==> design.v <==
module RSA_IP #(parameter WIDTH = 3) (
    IN_P, IN_Q, IN_E,
    OUT_N, OUT_D 
);
input  [WIDTH-1:0]   IN_P, IN_Q;
input  [WIDTH*2-1:0] IN_E;
output [WIDTH*2-1:0] OUT_N, OUT_D;
genvar k ; 
assign OUT_N = IN_P * IN_Q ;
wire [WIDTH*2-2:0] phi_N ;
assign phi_N = (IN_P - 1) * (IN_Q - 1) ;
wire        [WIDTH*2-2:0] r        [0:2*WIDTH-1] ;
wire signed [WIDTH*2-1:0] t        [0:2*WIDTH-1] ;
wire        [4:0]         quotient [0:2*WIDTH-1] ;
assign r[0] = phi_N ;
assign t[0] = 0 ;
assign quotient[0] = 0 ;
assign r[1] = IN_E ;
assign t[1] = 1 ;
assign quotient[1] = 0 ;
generate
	for (k=2 ; k< (2*WIDTH) ; k=k+1) begin : gen_d_level
		assign quotient[k] = r[k-2]  /  r[k-1] ; 
		assign t[k] = (r[k-1] ==1)? t[k-1]         : t[k-2]  - quotient[k] * t[k-1] ;
		assign r[k] = (r[k-1] ==1)? 1 				: r[k-2]  - quotient[k] * r[k-1] ;
	end
endgenerate
assign OUT_D =(t[(2*WIDTH)-1] > 0 ) ? t[(2*WIDTH)-1] : t[(2*WIDTH)-1] + phi_N; 
endmodule
module RSA_TOP (
    clk, rst_n, in_valid,
    in_p, in_q, in_e, in_c,
    out_valid, out_m
);
input clk, rst_n, in_valid;
input [3:0] in_p, in_q;
input [7:0] in_e, in_c;
output reg out_valid;
output reg [7:0] out_m;
parameter WIDTH = 4 ;
parameter ST_IN = 0 ;
parameter ST_OUT = 1 ;  
reg current_state  ;
reg next_state  ;
reg  [WIDTH*2-1:0] c_text , c_wait_1 ;
reg  [WIDTH-1  :0] get_p, get_q ;
reg  [WIDTH*2-1:0] get_e ;
reg  [WIDTH*2-1:0] decrypted_text  ;
reg  [WIDTH*2-1:0] decrypted_text_wait_1  ;
wire [WIDTH*2-1:0] OUT_D, OUT_N ;
reg  [WIDTH*2-1:0] private_D , private_N ;
reg  [2:0] count_number ;
reg  [2:0] count_out ; 
integer i  ;
reg count_1 ;
always@(posedge clk, negedge rst_n)
begin
	if(!rst_n)
		begin
			count_1 <= 'd0 ;
		end
	else if (current_state == ST_IN)
		begin
			if (in_valid) begin
				if(count_1 !=1) 
					count_1 <= count_1 + 'd1 ;
			end
		end
	else
		count_1 <= 'd0 ;
end	
reg [2:0] count_8 ;
always@(posedge clk, negedge rst_n)
begin
	if(!rst_n)
		begin
			count_8 <= 'd0 ;
		end
	else if (current_state == ST_IN)
		begin
			if (in_valid) begin
				count_8 <= count_8 + 'd1 ;
			end
		end
	else if (current_state == ST_OUT)
		begin
			count_8 <= count_8 + 'd1 ;
		end
	else
		count_8 <= 'd0 ;
end
always@(posedge clk, negedge rst_n)
begin
	if(!rst_n)
		begin
			get_e <='d0;
			get_p <='d0;
			get_q <='d0;
		end
	else 
		begin
			if (count_1 == 0)
				begin
					get_e <= in_e ;
					get_p <= in_p ;
					get_q <= in_q ;
				end
		end	
end
always@(posedge clk, negedge rst_n)
begin
	if(!rst_n)
		begin
				c_text <= 'd0;
		end
	else if (current_state == ST_IN)
		begin
			if(in_valid ) 
				c_text <= in_c;
		end
end
always@ (posedge clk , negedge rst_n )begin
	if (!rst_n )begin
		c_wait_1 <= 'd0 ;
	end else begin
		c_wait_1 <= c_text ;
	end
end
always@(posedge clk, negedge rst_n)
begin
	if(!rst_n)begin
			private_D <= 'd0;
			private_N <= 'd0;
	end
	else if (current_state == ST_IN)begin
			if (count_1 == 1)begin
				private_D <= OUT_D;
				private_N <= OUT_N;
			end
	end
end
RSA_IP #(.WIDTH(WIDTH)) U0 ( .IN_P(get_p) , .IN_Q(get_q) , .IN_E(get_e) , .OUT_N (OUT_N) , .OUT_D (OUT_D) )  ; 
wire [WIDTH*2-1:0] a0 , a1  ;
wire [WIDTH*4-1:0] a0_square ;
assign a0 = c_wait_1 % private_N ;	 
assign a0_square = a0*a0 ;  
assign a1 = (a0_square)  % private_N ;	 
reg [WIDTH*2-1:0] pipe_a0 , pipe_a1 ;
always@(posedge clk , negedge rst_n)begin
	if (!rst_n)begin
		pipe_a0    <= 'd0 ;
		pipe_a1    <= 'd0 ;
	end else begin
		pipe_a0 <= a0 ;
		pipe_a1 <= a1 ;
	end
end
wire [WIDTH*2-1:0] a0_a1_value ; 
reg [WIDTH*2-1:0] tmp_1_to_2 ;
wire [WIDTH*2-1:0] a2, a3 ;
wire [WIDTH*4-1:0] pipe_a1_square  ;
wire [WIDTH*4-1:0] a2_square   ;
wire [WIDTH*4-1:0] pipe_a0_mult_a1 ;
assign pipe_a1_square  = (pipe_a1 * pipe_a1) ;
assign pipe_a0_mult_a1 = (pipe_a0 * pipe_a1) ; 
assign a2_square   = (a2      * a2 ) ; 
assign a0_a1_value = (pipe_a0_mult_a1  ) % private_N ; 
assign a2          = (pipe_a1_square   ) % private_N ;
assign a3      = (a2_square    ) % private_N ; 
always@(*)begin
	if (private_D[0] == 1  && private_D[1] == 1)begin
		tmp_1_to_2 = a0_a1_value ;
	end else if (private_D[0] == 1  && private_D[1] == 0)begin
		tmp_1_to_2 = pipe_a0 ;
	end else if (private_D[0] == 0  && private_D[1] == 1)begin
		tmp_1_to_2 = pipe_a1 ;
	end else begin   
		tmp_1_to_2 = 0 ;
	end
end
reg [WIDTH*2-1:0] pipe_a3 , pipe_tmp1 , pipe_a2;
always@(posedge clk , negedge rst_n)begin
	if (!rst_n)begin
		pipe_a3    <= 'd0 ;
		pipe_tmp1  <= 'd0 ;
		pipe_a2    <= 'd0 ;
	end else begin
		pipe_tmp1  <= tmp_1_to_2 ;
		pipe_a3    <= a3 ;
		pipe_a2    <= a2 ; 
	end
end
reg [WIDTH*2-1:0] tmp_2_to_3 ;
wire [WIDTH*2-1:0] a4, a5 ;
wire [WIDTH*4-1:0] pipe_a3_square  ;
wire [WIDTH*4-1:0] tmp_a4_square   ;
assign pipe_a3_square  = (pipe_a3 * pipe_a3 ) ;
assign tmp_a4_square   = (a4  * a4  ) ;
assign a4 = (pipe_a3_square )%private_N ; 
assign a5 = (tmp_a4_square  )%private_N ;
wire [WIDTH*4-1:0] pipe_a2_a3 ;
assign pipe_a2_a3 = pipe_a2 * pipe_a3 ; 
wire [WIDTH*2-1:0] a2_a3_value ;
assign a2_a3_value = pipe_a2_a3% private_N ; 
always@(*)begin
	if (private_D[2] == 1  && private_D[3] == 1)begin
		tmp_2_to_3 = a2_a3_value ;
	end else if (private_D[2] == 1  && private_D[3] == 0)begin
		tmp_2_to_3 = pipe_a2 ;
	end else if (private_D[2] == 0  && private_D[3] == 1)begin
		tmp_2_to_3 = pipe_a3 ;
	end else begin   
		tmp_2_to_3 = 0 ;
	end
end
reg [WIDTH*2-1:0] pipe_a5 , pipe_tmp2_0 , pipe_a4 , pipe_tmp2_1 ;
reg in_valid_3 ; 
always@(posedge clk , negedge rst_n)begin
	if (!rst_n)begin
		pipe_a5        <= 'd0 ;
		pipe_a4        <= 'd0 ;
		pipe_tmp2_0    <= 'd0 ;
		pipe_tmp2_1    <= 'd0 ;
	end else begin
		pipe_a5      <= a5 ;
		pipe_a4      <= a4 ;
		pipe_tmp2_0  <= pipe_tmp1 ; 
		pipe_tmp2_1  <= tmp_2_to_3 ; 
	end
end
reg [WIDTH*2-1:0] tmp_3_to_4_0 , tmp_3_to_4_1 ;
wire [WIDTH*2-1:0] a6 ;
wire [WIDTH*4-1:0] pipe_a5_square ;
assign pipe_a5_square = (pipe_a5 * pipe_a5 ) ;
assign a6     = (pipe_a5_square)%private_N ; 
wire [WIDTH*4-1:0] pipe_a4_a5 ;
assign pipe_a4_a5  = pipe_a4 * pipe_a5 ; 
wire [WIDTH*2-1:0] a4_a5_value ;
assign a4_a5_value = pipe_a4_a5 % private_N ; 
wire [WIDTH*4-1:0] pipe_tmp0_tmp1 ;
assign pipe_tmp0_tmp1 = pipe_tmp2_0 * pipe_tmp2_1 ; 
wire [WIDTH*2-1:0] tmp0_tmp1_value ;
assign tmp0_tmp1_value = pipe_tmp0_tmp1 % private_N ; 
always@(*)begin    
	if (private_D[4] == 1  && private_D[5] == 1)begin
		tmp_3_to_4_0 = a4_a5_value ;
	end else if (private_D[4] == 1  && private_D[5] == 0)begin
		tmp_3_to_4_0 = pipe_a4 ;
	end else if (private_D[4] == 0  && private_D[5] == 1)begin
		tmp_3_to_4_0 = pipe_a5 ;
	end else begin   
		tmp_3_to_4_0 = 0 ;
	end
end
always@(*)begin
	if (pipe_tmp2_0 == 0  && pipe_tmp2_1 == 0)begin
		tmp_3_to_4_1 = 0 ;
	end else if (pipe_tmp2_0 == 0 ) begin
		tmp_3_to_4_1 = pipe_tmp2_1 ;
	end else if (pipe_tmp2_1 == 0)begin
		tmp_3_to_4_1 = pipe_tmp2_0 ;
	end else begin  
		tmp_3_to_4_1 = tmp0_tmp1_value ;
	end
end
reg [WIDTH*2-1:0] pipe_a6 , pipe_tmp3_0 , pipe_tmp3_1 ;
always@(posedge clk , negedge rst_n)begin
	if (!rst_n)begin
		pipe_a6	     <= 'd0 ;
		pipe_tmp3_0  <= 'd0 ;
	 	pipe_tmp3_1  <= 'd0 ; 
	end else begin
		pipe_a6	      <= a6 ;
		pipe_tmp3_0   <= tmp_3_to_4_0 ; 
		pipe_tmp3_1   <= tmp_3_to_4_1 ; 
	end
end
reg [WIDTH*2-1:0] tmp_4_to_5 ; 
wire [WIDTH*4-1:0] pipe_tmp3_0_tmp3_1 ;
assign pipe_tmp3_0_tmp3_1 = pipe_tmp3_0 * pipe_tmp3_1 ;
wire [WIDTH*2-1:0] tmp3_0_tmp3_1_value ;
assign  tmp3_0_tmp3_1_value = pipe_tmp3_0_tmp3_1 % private_N ; 
always@(*)begin
	if (pipe_tmp3_0 == 0  && pipe_tmp3_1 == 0)begin
		tmp_4_to_5 = 0 ;
	end else if (pipe_tmp3_0 == 0 ) begin
		tmp_4_to_5 = pipe_tmp3_1 ;
	end else if (pipe_tmp3_1 == 0)begin
		tmp_4_to_5 = pipe_tmp3_0 ;
	end else begin  
		tmp_4_to_5 = tmp3_0_tmp3_1_value ;
	end
end
reg [WIDTH*2-1:0] pipe_tmp5_0, pipe_tmp5_1 ;
always@(posedge clk , negedge rst_n)begin
	if (!rst_n)begin
		pipe_tmp5_0 <= 'd0 ;
		pipe_tmp5_1 <= 'd0 ;
	end else begin
		pipe_tmp5_0 <= pipe_a6 ;
		pipe_tmp5_1 <= tmp_4_to_5 ; 
	end
end
reg [WIDTH*2-1:0] tmp_5_to_6 ; 
wire [WIDTH*4-1:0] pipe_tmp5_0_tmp5_1 ;
assign pipe_tmp5_0_tmp5_1 = pipe_tmp5_0 * pipe_tmp5_1 ;
wire [WIDTH*2-1:0] tmp5_0_tmp5_1_value ;
assign tmp5_0_tmp5_1_value = pipe_tmp5_0_tmp5_1 % private_N ; 
always@(*)begin
	if (private_D[6] == 0  && pipe_tmp5_1 == 0)begin
		tmp_5_to_6 = 0 ;
	end else if (private_D[6] == 0 ) begin
		tmp_5_to_6 = pipe_tmp5_1 ;
	end else if (pipe_tmp5_1 == 0)begin
		tmp_5_to_6 = pipe_tmp5_0 ;
	end else begin  
		tmp_5_to_6 = tmp5_0_tmp5_1_value ;
	end
end
always@(posedge clk , negedge rst_n)begin
	if (!rst_n)begin
		decrypted_text <= 'd0 ;
	end else begin
		decrypted_text <= tmp_5_to_6 ; 
	end
end
always@(posedge clk , negedge rst_n)
begin
	if(!rst_n)
		begin
			out_valid <= 'd0; 
			out_m     <= 'd0; 
		end
	else if (current_state == ST_OUT)
		begin
			out_valid <= 'd1 ;
			out_m	  <= decrypted_text ;
		end
	else 
		begin
			out_valid <= 'd0 ;
			out_m	  <= 'd0 ;
		end
end
always@ (posedge clk , negedge rst_n)
begin
	if (!rst_n ) begin
		current_state <= ST_IN ;
	end else begin
		current_state <= next_state ;
	end
end
always@(*)begin
	case(current_state)
		ST_IN : begin
				if (count_8 == 7 )
					next_state = ST_OUT ; 
				else 
					next_state = ST_IN ; 
		end
		ST_OUT : begin
				if (count_8 == 7)
					next_state = ST_IN ;
				else 
					next_state = ST_OUT ; 
		end
		default : next_state = ST_IN ; 
	endcase
end
endmodule
==> run.sh <==
#!/bin/bash
# the make line also repeats each setting of config.mk as NAME=value (left out here)
make -C /OpenROAD-flow-scripts/flow DESIGN_CONFIG=/design/flow/config.mk WORK_HOME=/design/flow/orfs CLKGATE_MAP_FILE= finish
==> config.mk <==
export PLATFORM = sky130hd
export DESIGN_NAME = RSA_TOP
export DESIGN_NICKNAME = RSA_TOP
export VERILOG_FILES = /design/flow/design.v
export SDC_FILE = /design/flow/constraint.sdc
export NUM_CORES = 4
export LEC_CHECK = 0
export ABC_AREA = 1
export CAP_MARGIN = 20
export CORE_MARGIN = 4
export CORE_UTILIZATION = 40
export GPL_TIMING_DRIVEN = 0
export HOLD_SLACK_MARGIN = 0.23
export MAX_ROUTING_LAYER = met4
export SLEW_MARGIN = 20
==> constraint.sdc <==
create_clock -name core_clock -period 90.0 [get_ports {clk}]
set_input_delay 18.0000 -clock core_clock [delete_from_list [all_inputs] [get_ports {clk}]]
set_output_delay 18.0000 -clock core_clock [all_outputs]
set_load 0.01 [all_outputs]
==> load_flow_metrics.sql, run 1 <==
-- metrics for the results database
INSERT INTO impl_metrics (metric_group, metric, value, unit) VALUES
('clocking', 'cts_buffers', '17', ''),
('synthesis', 'syn_avg_cell_area', '6.667', 'um2'),
('floorplanning', 'placementRows', '188', ''),
('setup_path', 'worstSetupEndpointType', 'flip-flop', ''),
('synthesis', 'simple_gate_area_share', '23.74', '%'),
('job', 'drv_cap', '0', ''),
('final_timing', 'timing.final.crit_period', '82500', 'ps'),
('synthesis', 'post-synth-top-count-cell', 'nand2_1', ''),
('synthesis', 'numSynthFlops', '180', ''),
('final_timing', 'slew_at_the_pin_closest_to_its_max_slew_limit', '1094', 'ps'),
('place', 'io_buffers', '34', ''),
('synthesis', 'synth-main-ff-cell', 'dfrtp_1', ''),
('clocking', 'clk_path_buf_depth', '2', ''),
('setup_path', 'worst_setup_path_start_kind', 'flip-flop', ''),
('synthesis', 'synth_warnings', '2', ''),
('global_routing', 'vias_in_the_first_global_route', '92260', ''),
('clocking', 'cts-root-buf', 'clkbuf_16', ''),
('setup_path', 'destination_of_the_critical_timing_path', 'private_D[6]', ''),
('global_routing', 'grt_antenna_before_repair', '2', ''),
('drt', 'initialDrtViolationCount', '4402', ''),
('drt', 'post_drt_wl_per_cell', '13.46', 'um'),
('final_timing', 'finClkSkew', '36.77', 'ps'),
('synthesis', 'netlist.area_leader.share', '23.43', '%'),
('setup_path', 'crit_top_cell', 'nand2_1', ''),
('clocking', 'ctsHtreeMaxLevel', '4', ''),
('min_path', 'hold_path_startpoint', 'pipe_tmp1[1]', ''),
('final_timing', 'hold_slack', '345.9', 'ps'),
('finish', 'instances_no_fill', '19410', ''),
('finish', 'utilization', '42.46', '%'),
('final_timing', 'fmax', '12.12', 'MHz'),
('place', 'hpwlAfterDp', '213300', 'um'),
('floorplanning', 'die_w', '521.2', 'um'),
('setup_path', 'crit_start', 'get_p[0]', ''),
('min_path', 'hold_end', 'pipe_tmp2_0[1]', ''),
('synthesis', 'topCellsByArea', 'ha_1 (23%), nand2_1 (12%), fa_1 (10%)', ''),
('final_timing', 'final-max-slew-violation-count', '0', ''),
('synthesis', 'yosysSeqAreaShare', '4.275', '%'),
('min_path', 'hold_removal_path_class', 'reg2reg', ''),
('clocking', 'clock_latency', '580', 'ps'),
('final_timing', 'unrepaired_setup_endpoints_after_global_routing', 'no', ''),
('place', 'gp_congestion', '0.8652', ''),
('final_timing', 'fin_crit_sh', '91.67', '%'),
('synthesis', 'synth_cells', '15800', ''),
('final_timing', 'final_hold_viol_count', '0', ''),
('global_routing', 'grt_pass1_wl', '446300', 'um'),
('final_timing', 'setup-tns-final', '0', 'ps'),
('setup_path', 'cp_num_cells', '438', ''),
('finish', 'syn_to_final_growth', '5.705', '%'),
('floorplanning', 'chip_area', '271700', 'um2'),
('drt', 'via_per_instance_ratio', '4.950', ''),
('synthesis', 'synth.largest_area_cell', 'ha_1', ''),
('finish', 'finish.net_count', '18410', ''),
('drt', 'detail-route-antenna-nets', '0', ''),
('setup_path', 'slowest_stage', 'fa_1', ''),
('place', 'numPlacedInstances', '19380', ''),
('drt', 'wl', '261300', 'um'),
('outcome', 'run_status', 'finished clean', ''),
('drt', 'dr_total_vias', '96080', ''),
('floorplanning', 'core_region_area', '262300', 'um2'),
('synthesis', 'post_synthesis_cell_count_from_yosys', '15800', ''),
('floorplanning', 'die_h', '521.2', 'um'),
('clocking', 'tritoncts', 'built', '');
-- per-stage QoR --
step           worst slack (ps)  cell area [um2]
2_1_floorplan             20620           105400
3_3_place_gp               4689           110100
3_5_place_dp               4912           110700
4_1_cts                    4471           111300
5_1_grt                   53.92           111400
6_report                   7498           111400
-- timing repair --
action,in CTS,in global routing
setup endpoints to repair,0,7
buffers inserted,0,0
gates resized,0,31
-- layout make-up --
cell class	count	share of cell area, %
tap	3515	3.949
buffer	316	1.209
timing repair buffer	54	0.7730
clock buffer	17	0.3820
sequential	180	4.052
antenna	3	0.006741
clock inverter	15	0.1730
inverter	2665	9.056
multi-input combinational	12640	80.40
-- layer usage --
layer  global-route usage [%]  vias to the layer above  wire length, um
met5                        -                        -                0
met4                    3.332                        0             3818
met3                    1.627                      163             7286
met2                    33.96                      947           122300
met1                    25.77                    43470           127900
li1                         -                    51500                -
==> run 2: changes to the inputs <==
- ABC_AREA: 1 -> not set
- CELL_PAD_IN_SITES_GLOBAL_PLACEMENT: not set -> 2
- CORE_ASPECT_RATIO: not set -> 1.77
- CORE_MARGIN: 4 -> 10
- CORE_UTILIZATION: 40 -> 19
- CTS_CLUSTER_DIAMETER: not set -> 162
- HOLD_SLACK_MARGIN: 0.23 -> not set
- MIN_ROUTING_LAYER: not set -> met2
- PLACE_DENSITY: not set -> 0.71
- SETUP_SLACK_MARGIN: not set -> -2.0
- SLEW_MARGIN: 20 -> 30
- TNS_END_PERCENT: not set -> 75
- clock period: 90.0 -> 70.5 ns (I/O delays scaled with it)
==> run 2 against run 1 <==
Against the previous run:
- now fails the layout checks on setup timing
- clock-buffer cell count is 5 higher
- first-iteration DRC count went up to 5.4 times the previous value
- register-to-register slack worse by 11000 ps
- critical endpoint unchanged
- largest cell class unchanged
- highest routed layer unchanged
==> load_flow_metrics.sql, run 2 <==
-- metrics for the results database
INSERT INTO impl_metrics (metric_group, metric, value, unit) VALUES
('synthesis', 'yosysSeqAreaShare', '4.235', '%'),
('global_routing', 'globalRouteOverflowTotal', '0', ''),
('global_routing', 'groute.usage.overall', '20.63', '%'),
('setup_path', 'critical_path_buf_inv_count', '48', ''),
('setup_path', 'critPathKind', 'reg2reg', ''),
('clocking', 'ctsHtreeMaxLevel', '4', ''),
('job', 'stage_log_warnings', '74', ''),
('synthesis', 'post_synth_main_logic_family', 'adder cells', ''),
('synthesis', 'syn_avg_cell_area', '7.633', 'um2'),
('setup_path', 'cp_data_arrival_time', '74860', 'ps'),
('place', 'gp_congestion', '0.9361', ''),
('place', 'instance_area_at_placement', '118000', 'um2'),
('floorplanning', 'chip_area', '591400', 'um2'),
('synthesis', 'topCellsByArea', 'ha_1 (23%), fa_1 (9.9%), o21a_1 (5.9%)', ''),
('clocking', 'tritoncts', 'built', ''),
('drt', 'drc', '0', ''),
('final_timing', 'worst_slack', '-3832', 'ps'),
('final_timing', 'timing.final.setup_violations', '15', ''),
('synthesis', 'numSynthFlops', '180', ''),
('drt', 'wl', '400200', 'um'),
('outcome', 'checkFailReasons', 'setup timing', ''),
('clocking', 'clk_path_buf_depth', '3', ''),
('synthesis', 'post-synth-top-count-cell', 'ha_1', ''),
('synthesis', 'post_synthesis_cell_count_from_yosys', '13940', ''),
('drt', 'post_drt_wl_per_cell', '18.07', 'um'),
('place', 'dp_slack', '-19340', 'ps'),
('outcome', 'run_status', 'finished with violations', ''),
('global_routing', 'vias_in_the_first_global_route', '153100', ''),
('floorplanning', 'die_w', '582.4', 'um'),
('floorplanning', 'die_h', '1015', 'um'),
('place', 'io_buffers', '34', ''),
('drt', 'dr_total_vias', '146200', ''),
('min_path', 'hold_end', 'pipe_tmp5_0[1]', ''),
('global_routing', 'grt_antenna_before_repair', '8', ''),
('synthesis', 'netlist.area_leader.share', '23.21', '%'),
('synthesis', 'mappedNetlistArea', '106400', 'um2'),
('setup_path', 'crit_top_cell', 'o21a_1', ''),
('setup_path', 'critical_path.top_delay_family', 'AND-OR/OR-AND gates', ''),
('final_timing', 'finClkSkew', '47.48', 'ps'),
('setup_path', 'slowest_stage', 'or4_4', ''),
('setup_path', 'reg2reg_slack', '-3830', 'ps'),
('setup_path', 'worstReg2RegStart', 'get_q[0]', ''),
('synthesis', 'simple_gate_area_share', '21.90', '%'),
('setup_path', 'cp_num_cells', '395', ''),
('final_timing', 'fmax', '13.45', 'MHz'),
('synthesis', 'aoi_share', '23.89', '%'),
('place', 'hpwlAfterDp', '302900', 'um'),
('final_timing', 'unrepaired_setup_endpoints_after_global_routing', 'yes', ''),
('finish', 'utilization', '23.20', '%'),
('floorplanning', 'ioPinCount', '36', ''),
('setup_path', 'r2r_cells', '395', ''),
('clocking', 'clk_transition_reported_paths', '90', 'ps'),
('finish', 'finish.net_count', '17260', ''),
('synthesis', 'synth_cells', '13940', ''),
('synthesis', 'adder_cell_share_of_the_synthesized_area', '33.19', '%'),
('clocking', 'cts_buffers', '21', ''),
('drt', 'drt_pass1_iterations', '9', ''),
('drt', 'via_per_instance_ratio', '6.603', ''),
('clocking', 'clock_latency', '660', 'ps'),
('synthesis', 'yosys-top-cells-count', 'ha_1 (1973), nand2_1 (1307), nor2_1 (1149), inv_1 (1091), o21a_1 (839)', ''),
('setup_path', 'crit_path_max_incr_delay', '580', 'ps'),
('final_timing', 'fin_crit_sh', '105.4', '%'),
('setup_path', 'crit_start', 'get_q[0]', ''),
('drt', 'initialDrtViolationCount', '23590', ''),
('final_timing', 'slew_at_the_pin_closest_to_its_max_slew_limit', '1010', 'ps'),
('synthesis', 'synth-edff-count', '0', ''),
('min_path', 'hold_removal_path_class', 'reg2reg', ''),
('synthesis', 'synth.mux.area_fraction', '5.597', '%'),
('final_timing', 'timing.final.crit_period', '74330', 'ps'),
('synthesis', 'chip_area_yosys', '106400', 'um2'),
('synthesis', 'synth_warnings', '2', ''),
('synthesis', 'asyncSetResetFlopFracSynth', '100.0', '%'),
('clocking', 'cts.hold.buffers_added', '0', ''),
('clocking', 'clock_sink_count', '180', ''),
('setup_path', 'critical_path.reg2reg.endpoint', 'private_D[6]', ''),
('finish', 'final_design_area_no_fill', '129500', 'um2'),
('finish', 'syn_to_final_growth', '21.75', '%'),
('setup_path', 'worstSetupEndpointType', 'flip-flop', ''),
('clocking', 'cts-root-buf', 'clkbuf_16', ''),
('min_path', 'hold_path_startpoint', 'pipe_a6[1]', ''),
('final_timing', 'maxSlewHeadroom', '32.28', '%'),
('job', 'drv_cap', '0', ''),
('final_timing', 'final-max-slew-violation-count', '0', ''),
('synthesis', 'synth.largest_area_cell', 'ha_1', ''),
('floorplanning', 'core_region_area', '558100', 'um2'),
('synthesis', 'synth-main-ff-cell', 'dfrtp_1', ''),
('synthesis', 'yosysUniqueCellTypes', '139', ''),
('setup_path', 'path_max_fanout', '6', ''),
('setup_path', 'worst_setup_path_start_kind', 'flip-flop', ''),
('final_timing', 'final_hold_viol_count', '0', ''),
('floorplanning', 'placementRows', '365', ''),
('setup_path', 'destination_of_the_critical_timing_path', 'private_D[6]', ''),
('drt', 'detail-route-antenna-nets', '0', ''),
('synthesis', 'synth_xor_xnor_area_share', '6.005', '%'),
('global_routing', 'maximum_number_of_pins_on_one_net_before_global_route_repair', '66', ''),
('setup_path', 'critPathRequiredTime', '71020', 'ps'),
('global_routing', 'grt_pass1_wl', '610800', 'um'),
('min_path', 'hold-path-cell-count', '0', ''),
('floorplanning', 'initial_utilization', '19.06', '%');
run 2: what timing repair did:
item,4_1_cts,5_1_grt
setup endpoints to repair,23,23
setup buffers,469,270
hold endpoints to repair,0,0
gates resized,765,466
pin swaps,391,480
gates cloned,0,3
run 2: metrics by stage:
step | std cells | hold WS, ps | TNS, ps
after floorplan | 13940 | 331.2 | -40970
after global placement | 21310 | 335.1 | -534190
after detailed placement | 21360 | 338.7 | -414200
after CTS | 21830 | 358.1 | -57390
after global routing | 22100 | 361.8 | -115420
final | 22140 | 353.2 | -28410
run 2: final cells by class:
type | instances | area [um2]
Antenna cell | 60 | 150.1
Buffer | 302 | 1732
Timing Repair Buffer | 816 | 7253
Inverter | 1101 | 4214
Multi-Input combinational cell | 12310 | 101800
Tap cell | 7340 | 9184
Clock inverter | 10 | 100.1
Sequential cell | 180 | 4551
Fill cell | 61940 | 428600
Clock buffer | 22 | 529.3
run 2: per-layer routing:
| layer | vias up | global-route usage [%] | part of all wire [%] |
|---|---|---|---|
| met5 | - | - | 0 |
| met3 | 3937 | 21.81 | 32 |
| met1 | 52730 | - | 0 |
| met2 | 38180 | 27.87 | 58 |
| met4 | 0 | 3.567 | 10 |
| li1 | 51370 | - | - |
==> run 3: changes to the inputs <==
- ABC_AREA: not set -> 1
- CELL_PAD_IN_SITES_GLOBAL_PLACEMENT: 2 -> not set
- CORE_ASPECT_RATIO: 1.77 -> 0.89
- CORE_MARGIN: 10 -> 2
- CORE_UTILIZATION: 19 -> 71
- CTS_CLUSTER_DIAMETER: 162 -> 203
- GPL_TIMING_DRIVEN: 0 -> 1
- HOLD_SLACK_MARGIN: not set -> -0.1
- MIN_ROUTING_LAYER: met2 -> met1
- PLACE_DENSITY: 0.71 -> not set
- SETUP_SLACK_MARGIN: -2.0 -> not set
- SLEW_MARGIN: 30 -> 5
- clock period: 70.5 -> 58.3 ns (I/O delays scaled with it)
==> run 3 against run 2 <==
Against the previous run:
- the run now fails in 5_1_grt
- area after synthesis down 0.95%
- synthesized cell count is 13% higher
- die area fell by 74%
==> load_flow_metrics.sql, run 3 <==
-- flow metrics import
INSERT INTO impl_metrics (metric_group, metric, value, unit) VALUES
('place', 'io_buffers', '34', ''),
('floorplanning', 'ioPinCount', '36', ''),
('synthesis', 'chip_area_yosys', '105400', 'um2'),
('synthesis', 'simple_gate_area_share', '23.74', '%'),
('floorplanning', 'placementRows', '133', ''),
('floorplanning', 'chip_area', '151500', 'um2'),
('synthesis', 'mappedNetlistArea', '105400', 'um2'),
('synthesis', 'synth-edff-count', '0', ''),
('synthesis', 'netlist.area_leader.share', '23.43', '%'),
('synthesis', 'post_synthesis_cell_count_from_yosys', '15800', ''),
('place', 'gp_congestion', '0.9625', ''),
('place', 'dp_slack', '-5653', 'ps'),
('synthesis', 'yosysSeqAreaShare', '4.275', '%'),
('synthesis', 'synth-main-ff-cell', 'dfrtp_1', ''),
('synthesis', 'post-synth-top-count-cell', 'nand2_1', ''),
('floorplanning', 'die_h', '367.4', 'um'),
('synthesis', 'numSynthFlops', '180', ''),
('clocking', 'cts-root-buf', 'clkbuf_16', ''),
('synthesis', 'synth_cells', '15800', ''),
('outcome', 'haltStage', '5_1_grt', ''),
('place', 'hpwlAfterDp', '238700', 'um'),
('synthesis', 'aoi_share', '16.99', '%'),
('synthesis', 'adder_cell_share_of_the_synthesized_area', '33.44', '%'),
('synthesis', 'yosysUniqueCellTypes', '81', ''),
('clocking', 'clock_sink_count', '180', ''),
('outcome', 'run_status', 'stopped before the end', ''),
('clocking', 'cts.hold.buffers_added', '0', ''),
('synthesis', 'synth_xor_xnor_area_share', '10.58', '%'),
('place', 'numPlacedInstances', '18350', ''),
('clocking', 'cts_buffers', '17', ''),
('place', 'instance_area_at_placement', '114600', 'um2'),
('floorplanning', 'die_w', '412.3', 'um'),
('synthesis', 'post_synth_main_logic_family', 'adder cells', ''),
('synthesis', 'asyncSetResetFlopFracSynth', '100.0', '%'),
('clocking', 'clk_path_buf_depth', '2', ''),
('synthesis', 'syn_avg_cell_area', '6.667', 'um2'),
('clocking', 'ctsHtreeMaxLevel', '4', ''),
('synthesis', 'yosys-top-cells-count', 'nand2_1 (3451), inv_1 (2585), ha_1 (1973), o21ai_0 (1326), nor2_1 (1029)', ''),
('floorplanning', 'initial_utilization', '71.38', '%'),
('synthesis', 'synth.mux.area_fraction', '0.1675', '%'),
('synthesis', 'synth_warnings', '2', ''),
('floorplanning', 'core_region_area', '147600', 'um2'),
('synthesis', 'synth.largest_area_cell', 'ha_1', ''),
('synthesis', 'topCellsByArea', 'ha_1 (23%), nand2_1 (12%), fa_1 (10%)', '');
run 3: timing repair:
action / CTS
cloned: 8
endpoints found under the setup margin: 23
gates resized: 373
pin swaps: 391
setup buffers: 285
==> run 4: changes to the inputs <==
- CAP_MARGIN: 20 -> 15
- CORE_ASPECT_RATIO: 0.89 -> not set
- CORE_UTILIZATION: 71 -> 72
- CTS_CLUSTER_DIAMETER: 203 -> not set
- GPL_TIMING_DRIVEN: 1 -> not set
- HOLD_SLACK_MARGIN: -0.1 -> -0.09
- MAX_ROUTING_LAYER: met4 -> not set
- MIN_ROUTING_LAYER: met1 -> not set
- SETUP_SLACK_MARGIN: not set -> -2.0
- SLEW_MARGIN: 5 -> 20
- TNS_END_PERCENT: 75 -> 5
- clock period: 58.3 -> 59.5 ns (I/O delays scaled with it)
==> run 4 against run 3 <==
Against the previous run:
- the layout now fails its checks (setup timing)
- area after synthesis stayed put
- synthesized cell count stayed put
- die area shrank 1.4%
==> load_flow_metrics.sql, run 4 <==
-- metrics for the results database
INSERT INTO impl_metrics (metric_group, metric, value, unit) VALUES
('finish', 'finish.net_count', '19260', ''),
('job', 'stage_log_warnings', '80', ''),
('setup_path', 'worstReg2RegStart', 'get_p[0]', ''),
('global_routing', 'maximum_number_of_pins_on_one_net_before_global_route_repair', '102', ''),
('setup_path', 'critPathRequiredTime', '59930', 'ps'),
('floorplanning', 'core_region_area', '145400', 'um2'),
('place', 'hpwlAfterDp', '235400', 'um'),
('final_timing', 'timing.final.crit_period', '66380', 'ps'),
('final_timing', 'fin_crit_sh', '111.6', '%'),
('finish', 'fillers', '9936', ''),
('final_timing', 'final_hold_viol_count', '0', ''),
('clocking', 'clock_latency', '550', 'ps'),
('finish', 'utilization', '82.25', '%'),
('min_path', 'hold-path-cell-count', '0', ''),
('min_path', 'hold_removal_path_class', 'reg2reg', ''),
('clocking', 'clk_path_buf_depth', '2', ''),
('setup_path', 'crit_top_cell', 'nand2_2', ''),
('synthesis', 'topCellsByArea', 'ha_1 (23%), nand2_1 (12%), fa_1 (10%)', ''),
('final_timing', 'final-max-slew-violation-count', '0', ''),
('min_path', 'hold_path_startpoint', 'pipe_a6[4]', ''),
('synthesis', 'yosysUniqueCellTypes', '81', ''),
('drt', 'drt_pass1_iterations', '8', ''),
('drt', 'dr_total_vias', '110000', ''),
('synthesis', 'aoi_share', '16.99', '%'),
('place', 'io_buffers', '34', ''),
('setup_path', 'reg2reg_slack', '-6880', 'ps'),
('synthesis', 'post-synth-top-count-cell', 'nand2_1', ''),
('drt', 'wl', '307600', 'um'),
('drt', 'detail-route-antenna-nets', '0', ''),
('final_timing', 'finClkSkew', '23.16', 'ps'),
('final_timing', 'slew_at_the_pin_closest_to_its_max_slew_limit', '1054', 'ps'),
('setup_path', 'path_max_fanout', '8', ''),
('drt', 'drc', '0', ''),
('final_timing', 'unrepaired_setup_endpoints_after_global_routing', 'yes', ''),
('clocking', 'clock_sink_count', '180', ''),
('job', 'drv_cap', '0', ''),
('drt', 'via_per_instance_ratio', '5.893', ''),
('setup_path', 'r2r_cells', '413', ''),
('outcome', 'run_status', 'finished with violations', ''),
('clocking', 'tritoncts', 'built', ''),
('setup_path', 'critical_path.reg2reg.endpoint', 'private_D[6]', ''),
('clocking', 'cts_buffers', '17', ''),
('final_timing', 'timing.final.setup_violations', '23', ''),
('final_timing', 'maxSlewHeadroom', '29.02', '%'),
('synthesis', 'syn_avg_cell_area', '6.667', 'um2'),
('setup_path', 'cp_data_arrival_time', '66810', 'ps'),
('global_routing', 'grt_antenna_before_repair', '9', ''),
('final_timing', 'worst_slack', '-6882', 'ps'),
('synthesis', 'asyncSetResetFlopFracSynth', '100.0', '%'),
('synthesis', 'post_synth_main_logic_family', 'adder cells', ''),
('floorplanning', 'ioPinCount', '36', ''),
('global_routing', 'globalRouteOverflowTotal', '0', ''),
('synthesis', 'mappedNetlistArea', '105400', 'um2'),
('clocking', 'cts.hold.buffers_added', '0', ''),
('synthesis', 'synth_cells', '15800', ''),
('synthesis', 'adder_cell_share_of_the_synthesized_area', '33.44', '%'),
('synthesis', 'synth-edff-count', '0', ''),
('floorplanning', 'chip_area', '149400', 'um2'),
('floorplanning', 'placementRows', '140', ''),
('global_routing', 'grt_pass1_wl', '487100', 'um'),
('synthesis', 'chip_area_yosys', '105400', 'um2'),
('synthesis', 'synth.largest_area_cell', 'ha_1', ''),
('floorplanning', 'initial_utilization', '72.46', '%'),
('setup_path', 'worstSetupEndpointType', 'flip-flop', ''),
('setup_path', 'slowest_stage', 'fa_1', ''),
('synthesis', 'synth_xor_xnor_area_share', '10.58', '%'),
('setup_path', 'critPathKind', 'reg2reg', ''),
('setup_path', 'critical_path_buf_inv_count', '70', ''),
('synthesis', 'simple_gate_area_share', '23.74', '%'),
('synthesis', 'synth.mux.area_fraction', '0.1675', '%'),
('setup_path', 'critical_path.top_delay_family', 'adder cells', ''),
('synthesis', 'numSynthFlops', '180', ''),
('drt', 'post_drt_wl_per_cell', '16.48', 'um'),
('setup_path', 'crit_path_max_incr_delay', '570', 'ps'),
('clocking', 'cts-root-buf', 'clkbuf_16', ''),
('setup_path', 'crit_start', 'get_p[0]', ''),
('clocking', 'ctsHtreeMaxLevel', '4', ''),
('floorplanning', 'die_h', '386.5', 'um'),
('synthesis', 'synth-main-ff-cell', 'dfrtp_1', ''),
('setup_path', 'destination_of_the_critical_timing_path', 'private_D[6]', ''),
('setup_path', 'cp_num_cells', '413', ''),
('outcome', 'checkFailReasons', 'setup timing', ''),
('min_path', 'hold_end', 'pipe_tmp5_0[4]', ''),
('final_timing', 'fmax', '15.06', 'MHz'),
('drt', 'initialDrtViolationCount', '7298', ''),
('synthesis', 'yosys-top-cells-count', 'nand2_1 (3451), inv_1 (2585), ha_1 (1973), o21ai_0 (1326), nor2_1 (1029)', ''),
('place', 'gp_congestion', '0.9589', ''),
('synthesis', 'yosysSeqAreaShare', '4.275', '%'),
('finish', 'syn_to_final_growth', '13.51', '%'),
('global_routing', 'vias_in_the_first_global_route', '107400', ''),
('setup_path', 'worst_setup_path_start_kind', 'flip-flop', ''),
('synthesis', 'synth_warnings', '2', ''),
('synthesis', 'post_synthesis_cell_count_from_yosys', '15800', ''),
('floorplanning', 'die_w', '386.5', 'um'),
('synthesis', 'netlist.area_leader.share', '23.43', '%'),
('global_routing', 'groute.usage.overall', '38.01', '%'),
('final_timing', 'setup-tns-final', '-59820', 'ps'),
('clocking', 'clk_transition_reported_paths', '70', 'ps');
## run 4: metal layers
layer	up-vias	track usage [%]	wire [um]
met2	4151	67.71	146400
met4	2	19.69	19490
met1	51340	44.44	119100
met5	-	0	9
met3	1316	4.866	22640
li1	53180	-	-
## run 4: what timing repair did
item,CTS,global route
pin swaps,123,478
setup endpoints to repair,23,23
buffers inserted,61,145
gates resized,151,673
cloned,4,2
## run 4: stage by stage
step	cells	worst slack (ps)	cell area, um2	hold WS [ps]
4_1_cts	18510	-3881	115900	347.8
2_1_floorplan	15810	-4451	105800	331.2
6_report	18670	-6882	119600	352.1
5_1_grt	18660	-9975	119600	348.1
3_3_place_gp	18420	-4023	114500	333.3
3_5_place_dp	18420	-6373	114500	337.3
## run 4: area by class of cell
cell class / instances / area, um2 / share of cell area, %
Timing Repair Buffer: 1215 / 9366 / 7.832
Inverter: 2665 / 10140 / 8.480
Sequential cell: 180 / 4517 / 3.777
Multi-Input combinational cell: 12650 / 92500 / 77.35
Tap cell: 1917 / 2399 / 2.006
Clock buffer: 19 / 442.9 / 0.3704
Timing Repair inverter: 1 / 6.256 / 0.005231
Clock inverter: 13 / 195.2 / 0.1632
Antenna cell: 7 / 17.52 / 0.01465
